==> inputs of job 4744 <==
==> flow/design.v (excerpt) <==
module fpu #(
    parameter DATA_WIDTH = 32,
    parameter INST_WIDTH = 1
)(
    input                   i_clk,
    input                   i_rst_n,
    input  [DATA_WIDTH-1:0] i_data_a,
    input  [DATA_WIDTH-1:0] i_data_b,
    input  [INST_WIDTH-1:0] i_inst,
    input                   i_valid,
    output [DATA_WIDTH-1:0] o_data,
    output                  o_valid
);
clock: 7.84 ns
lec_check: 0
cap_margin: 20
core_margin: 2
core_utilization: 71
cts_cluster_diameter: 375
cts_cluster_size: 24
setup_slack_margin: -0.73
slew_margin: 20
run.sh (not shown) runs the stock make flow with config.mk's settings and CLKGATE_MAP_FILE=.
==> job 6920 (differences from job 4744) <==
--- a/flow/config.mk
+++ b/flow/config.mk
@@ -8,7 +8,6 @@
 export CAP_MARGIN = 20
 export CORE_MARGIN = 2
-export CORE_UTILIZATION = 71
-export CTS_CLUSTER_DIAMETER = 375
-export CTS_CLUSTER_SIZE = 24
-export SETUP_SLACK_MARGIN = -0.73
+export CORE_UTILIZATION = 59
+export SETUP_SLACK_MARGIN = -1.15
 export SLEW_MARGIN = 20
+export TNS_END_PERCENT = 5
==> flow/constraint.sdc (replaced) <==
create_clock -name core_clock -period 14.0 [get_ports {i_clk}]
set_input_delay 2.8000 -clock core_clock [delete_from_list [all_inputs] [get_ports {i_clk}]]
set_output_delay 2.8000 -clock core_clock [all_outputs]
set_load 0.01 [all_outputs]
==> job 2513 (differences from job 4744) <==
==> flow/config.mk (replaced) <==
export PLATFORM = sky130hd
export DESIGN_NAME = fpu
export DESIGN_NICKNAME = fpu
export VERILOG_FILES = /design/flow/design.v
export SDC_FILE = /design/flow/constraint.sdc
export NUM_CORES = 4
export LEC_CHECK = 0
export CAP_MARGIN = 20
export CORE_MARGIN = 3
export CORE_UTILIZATION = 40
export CTS_CLUSTER_DIAMETER = 285
export SLEW_MARGIN = 20
==> flow/constraint.sdc (replaced) <==
create_clock -name core_clock -period 14.0 [get_ports {i_clk}]
set_input_delay 2.8000 -clock core_clock [delete_from_list [all_inputs] [get_ports {i_clk}]]
set_output_delay 2.8000 -clock core_clock [all_outputs]
set_load 0.01 [all_outputs]
==> job 6375 (differences from job 4744) <==
--- a/flow/config.mk
+++ b/flow/config.mk
@@ -8,7 +8,5 @@
 export CAP_MARGIN = 20
 export CORE_MARGIN = 2
-export CORE_UTILIZATION = 71
-export CTS_CLUSTER_DIAMETER = 375
-export CTS_CLUSTER_SIZE = 24
-export SETUP_SLACK_MARGIN = -0.73
+export CORE_UTILIZATION = 50
+export SETUP_SLACK_MARGIN = 2.23
 export SLEW_MARGIN = 20
==> flow/constraint.sdc (replaced) <==
create_clock -name core_clock -period 7.67 [get_ports {i_clk}]
set_input_delay 1.5340 -clock core_clock [delete_from_list [all_inputs] [get_ports {i_clk}]]
set_output_delay 1.5340 -clock core_clock [all_outputs]
set_load 0.01 [all_outputs]
==> impl_metrics.tcl <==
# implementation run metrics
set metrics [dict create \
    status "finished with violations" \
    failed_checks "setup timing" \
    setup_viol 7 \
    die_h_um 268 \
    diodes 3 \
    die_w_um 268 \
    gp_congestion 1.15 \
    first_iter_violations 6985 \
    buffers 404 \
    yosys-top-cells-count "720 x inv_1, 641 x nand2_1, 485 x fa_1" \
    num_rows 96 \
    die_area_mm2 0.0721 \
    fin_ws_ps -138 \
    fill_cells 6384 \
    fp_util_pct 59.9 \
    core-area_mm2 0.0689 \
]
-- figures above: job 6920

==> impl_metrics.tcl <==
# metrics dict for downstream scripts
set metrics [dict create \
    status "stopped before the end" \
    stop_stage "detailed placement" \
    firstError "[ERROR DPL-0033] detailed placement checks failed during check placement." \
    synth_area_mm2 0.0413 \
    die_w_um 245 \
    core-area_mm2 0.0576 \
    die_area_mm2 0.0601 \
    num_rows 88 \
    topCombFamilyByArea "adder cells" \
    yosysMostFrequentCell "inv_1" \
    gp_congestion 1.23 \
    synth_cell_types 139 \
    die_h_um 245 \
    fp_util_pct 71.7 \
    edf_count 0 \
    topCellsByArea "fa_1 24%, ha_1 9.4%, inv_1 6.5%" \
    yosysTopAreaCell "fa_1" \
    yosys-top-cells-count "720 x inv_1, 641 x nand2_1, 485 x fa_1" \
]
-- figures above: job 4744

==> impl_metrics.tcl <==
# implementation run metrics
set metrics [dict create \
    status "finished with violations" \
    core-area_mm2 0.0818 \
    buffers 2111 \
    num_rows 105 \
    fin_ws_ps -3410 \
    setup_viol 32 \
    gp_congestion 1.11 \
    wl_met2_um 87300 \
    diodes 6 \
    failed_checks "setup timing" \
    first_iter_violations 6462 \
    inverters 739 \
    start_kind "input pin" \
    die_w_um 291 \
    die_area_mm2 0.0848 \
    die_h_um 291 \
]
-- figures above: job 6375

==> impl_metrics.tcl <==
# implementation run metrics
set metrics [dict create \
    fp_util_pct 40.4 \
    gp_congestion 1.03 \
    setup_viol 0 \
    die_h_um 327 \
    yosys-top-cells-count "720 x inv_1, 641 x nand2_1, 485 x fa_1" \
    core-area_mm2 0.102 \
    die_w_um 327 \
    grt_pass1_vias 43300 \
    diodes 6 \
    first_iter_violations 5320 \
    num_rows 117 \
    fin_ws_ps 377 \
    place_area_mm2 0.0467 \
    fill_cells 10500 \
    status "complete, no violations" \
]
-- figures above: job 2513



==> v2: inputs <==
==> flow/design.v <==
module fpu #(
    parameter DATA_WIDTH = 32,
    parameter INST_WIDTH = 1
)(
    input                   i_clk,
    input                   i_rst_n,
    input  [DATA_WIDTH-1:0] i_data_a,
    input  [DATA_WIDTH-1:0] i_data_b,
    input  [INST_WIDTH-1:0] i_inst,
    input                   i_valid,
    output [DATA_WIDTH-1:0] o_data,
    output                  o_valid
);
    reg [DATA_WIDTH-1:0] o_data_r, o_data_w; 
    reg                  o_valid_r, o_valid_w;
    wire [30:23]          i_expo_a, i_expo_b;
    wire [22:0]           i_frag_a, i_frag_b;
    reg [30:23]           i_expo_sub;
    reg [30:23]           o_expo;
    wire                  i_sign_a, i_sign_b;
    reg [46:0]            i_frag_aa, i_frag_bb;
    reg [23:0]            i_frag_a1, i_frag_b1;
    reg [46:0]            i_frag_af, i_frag_bf;
    reg [47:0]            i_frag_o, i_frag_ma, i_frag_mb;
    reg [22:0]            i_frag_oo;
    assign o_data = o_data_r;   
    assign o_valid = o_valid_r;
    assign i_expo_a = i_data_a[30:23];
    assign i_expo_b = i_data_b[30:23];
    assign i_frag_a = i_data_a[22:0];
    assign i_frag_b = i_data_b[22:0];
    assign i_sign_a = i_data_a[DATA_WIDTH-1];
    assign i_sign_b = i_data_b[DATA_WIDTH-1];
    always @(*) begin
        i_expo_sub = 8'd0;
        o_expo     = 8'd0;
        i_frag_aa  = 47'd0;
        i_frag_bb  = 47'd0;
        i_frag_a1  = 24'd0;
        i_frag_b1  = 24'd0;
        i_frag_af  = 47'd0;
        i_frag_bf  = 47'd0;
        i_frag_o   = 48'd0;
        i_frag_ma  = 48'd0;
        i_frag_mb  = 48'd0;
        i_frag_oo  = 23'd0;
        if (i_valid) begin     
            case (i_inst) 
                1'd0: begin   
                    i_frag_a1 = {1'b1, i_frag_a};
                    i_frag_b1 = {1'b1, i_frag_b};
                    if (i_expo_a > i_expo_b) begin 
                        i_expo_sub = i_expo_a - i_expo_b;
                        i_frag_bf = {i_frag_b1, 23'b0};
                        i_frag_bb = i_frag_bf >> i_expo_sub;
                        i_frag_aa = {i_frag_a1, 23'b0};
                        o_expo = i_expo_a;
                    end
                    else begin
                        i_expo_sub = i_expo_b - i_expo_a;
                        i_frag_af = {i_frag_a1, 23'b0};
                        i_frag_aa = i_frag_af >> i_expo_sub;
                        i_frag_bb = {i_frag_b1, 23'b0};
                        o_expo = i_expo_b;
                    end
                    if (i_sign_a ^ i_sign_b) begin                        
                        if (i_frag_aa > i_frag_bb) begin
                            i_frag_o = i_frag_aa - i_frag_bb;
                            o_data_w[DATA_WIDTH-1] = i_sign_a;
                        end
                        else begin
                            i_frag_o = i_frag_bb - i_frag_aa;
                            o_data_w[DATA_WIDTH-1] = i_sign_b;
                        end
                        if (i_frag_o[46] == 1) begin
                            if (i_frag_o[22] == 1)
                                o_data_w[22:0] = i_frag_o[45:23]+1;
                            else
                                o_data_w[22:0] = i_frag_o[45:23];
                            o_data_w[30:23] = o_expo;
                        end
                        else if (i_frag_o[45] == 1) begin
                            if (i_frag_o[21] == 1)
                                o_data_w[22:0] = i_frag_o[44:22]+1;
                            else
                                o_data_w[22:0] = i_frag_o[44:22];
                            o_data_w[30:23] = o_expo - 1;
                        end
                        else if (i_frag_o[44] == 1) begin
                            if (i_frag_o[20] == 1)
                                o_data_w[22:0] = i_frag_o[43:21]+1;
                            else
                                o_data_w[22:0] = i_frag_o[43:21];
                            o_data_w[30:23] = o_expo - 2;
                        end
                        else if (i_frag_o[43] == 1) begin
                            if (i_frag_o[19] == 1)
                                o_data_w[22:0] = i_frag_o[42:20]+1;
                            else
                                o_data_w[22:0] = i_frag_o[42:20];
                            o_data_w[30:23] = o_expo - 3;
                        end
                        else if (i_frag_o[42] == 1) begin
                            if (i_frag_o[18] == 1)
                                o_data_w[22:0] = i_frag_o[41:19]+1;
                            else
                                o_data_w[22:0] = i_frag_o[41:19];
                            o_data_w[30:23] = o_expo - 4;
                        end
                        else begin
                            o_data_w[22:0] = i_frag_o[39:17];
                            o_data_w[30:23] = o_expo;                               
                        end
                    end
                    else begin
                        i_frag_o = i_frag_aa + i_frag_bb;
                        if (i_frag_o[47] == 1) begin
                            if (i_frag_o[23] == 1)
                                o_data_w[22:0] = i_frag_o[46:24]+1;
                            else
                                o_data_w[22:0] = i_frag_o[46:24];
                            o_data_w[30:23] = o_expo + 1;
                        end
                        else if (i_frag_o[46] == 1) begin
                            if (i_frag_o[22] == 1)
                                o_data_w[22:0] = i_frag_o[45:23] + 1;
                            else
                                o_data_w[22:0] = i_frag_o[45:23];
                            o_data_w[30:23] = o_expo;
                        end
                        else begin
                            o_data_w[22:0] = i_frag_o[44:12];
                            o_data_w[30:23] = o_expo - 1;
                        end
                        o_data_w[DATA_WIDTH-1] = i_sign_a;
                    end
                    o_valid_w = 1;                    
                end
                1'd1: begin
                    o_expo = i_expo_a + i_expo_b - 127;
                    o_data_w[DATA_WIDTH-1] = i_sign_a ^ i_sign_b;
                    i_frag_ma[47:24] = 24'd0;
                    i_frag_ma[23] = 1;
                    i_frag_ma[22:0] = i_frag_a;
                    i_frag_mb[47:24] = 24'd0;
                    i_frag_mb[23] = 1;
                    i_frag_mb[22:0] = i_frag_b;
                    i_frag_o = i_frag_ma * i_frag_mb;
                    if (i_frag_o[22] && i_frag_o[21]) begin
                        i_frag_o[47:23] = i_frag_o[47:23] + 1;
                    end
                    else if (i_frag_o[22] && ~i_frag_o[21]) begin 
                        i_frag_o[20] = |i_frag_o[20:0]? 1 : 0;  
                        if (i_frag_o[20] == 1)
                            i_frag_o[47:23] = i_frag_o[47:23] + 1;
                        else if (i_frag_o[23] == 1)
                            i_frag_o[47:23] = i_frag_o[47:23] + 1;
                    end
                    if (i_frag_o[47] || ~i_frag_o[46]) begin
                        if (i_frag_o[47]) begin
                            i_frag_o = i_frag_o >> 1;
                            o_expo = o_expo + 1;   
                        end  
                        if (i_frag_o[22] && i_frag_o[21]) begin
                            i_frag_o[47:23] = i_frag_o[47:23] + 1;
                        end
                        else if (i_frag_o[22] && ~i_frag_o[21]) begin 
                            i_frag_o[20] = |i_frag_o[20:0]? 1 : 0;  
                            if (i_frag_o[20] == 1)
                                i_frag_o[47:23] = i_frag_o[47:23] + 1;
                            else if (i_frag_o[23] == 1)
                                i_frag_o[47:23] = i_frag_o[47:23] + 1;
                        end
                    end
                    o_data_w[22:0] = i_frag_o[45:23];
                    o_data_w[30:23] = o_expo;
                    o_valid_w = 1;    
                end
                default: begin
                    o_data_w     = 0;
                    o_valid_w    = 1;  
                end  
            endcase
        end else begin
            o_data_w     = 0; 
            o_valid_w    = 0;  
        end
    end
    always @(posedge i_clk or negedge i_rst_n) begin
        if(~i_rst_n) begin    
            o_data_r <= 0;
            o_valid_r <= 0;
        end else begin
            o_data_r <= o_data_w;
            o_valid_r <= o_valid_w;
        end
    end
endmodule
==> flow/run.sh <==
#!/bin/bash
# the make line also repeats each setting of config.mk as NAME=value (left out here)
make -C /OpenROAD-flow-scripts/flow DESIGN_CONFIG=/design/flow/config.mk WORK_HOME=/design/flow/orfs CLKGATE_MAP_FILE= finish
==> flow/config.mk <==
export PLATFORM = sky130hd
export DESIGN_NAME = fpu
export DESIGN_NICKNAME = fpu
export VERILOG_FILES = /design/flow/design.v
export SDC_FILE = /design/flow/constraint.sdc
export NUM_CORES = 4
export LEC_CHECK = 0
export CAP_MARGIN = 30
export CORE_MARGIN = 2
export CORE_UTILIZATION = 72
export CTS_CLUSTER_DIAMETER = 97
export CTS_CLUSTER_SIZE = 37
export GPL_ROUTABILITY_DRIVEN = 0
export MIN_ROUTING_LAYER = met1
export PLACE_DENSITY = 0.35
export SETUP_SLACK_MARGIN = -1.51
export SLEW_MARGIN = 25
export TNS_END_PERCENT = 100
==> flow/constraint.sdc <==
create_clock -name core_clock -period 9.54 [get_ports {i_clk}]
set_input_delay 1.9080 -clock core_clock [delete_from_list [all_inputs] [get_ports {i_clk}]]
set_output_delay 1.9080 -clock core_clock [all_outputs]
set_load 0.01 [all_outputs]
==> v8: changes against v2 <==
Settings changed: CAP_MARGIN 30 to 20, CORE_UTILIZATION 72 to 65, CTS_CLUSTER_DIAMETER 97 to unset, CTS_CLUSTER_SIZE 37 to 34, GPL_ROUTABILITY_DRIVEN 0 to unset, MIN_ROUTING_LAYER met1 to unset, PLACE_DENSITY 0.35 to unset, SETUP_SLACK_MARGIN -1.51 to -0.78, SLEW_MARGIN 25 to 20, TNS_END_PERCENT 100 to unset.
==> flow/constraint.sdc (replaced) <==
create_clock -name core_clock -period 11.5 [get_ports {i_clk}]
set_input_delay 2.3000 -clock core_clock [delete_from_list [all_inputs] [get_ports {i_clk}]]
set_output_delay 2.3000 -clock core_clock [all_outputs]
set_load 0.01 [all_outputs]
==> notes <==
In v2 the die area is smaller than in v8, by about 10%.
Area after synthesis is the same in v2 and v8.
v8 completed, yet does not pass: negative setup slack. v2 failed in detailed placement (DPL-0033).
Synthesized cell count is the same in v2 and v8.
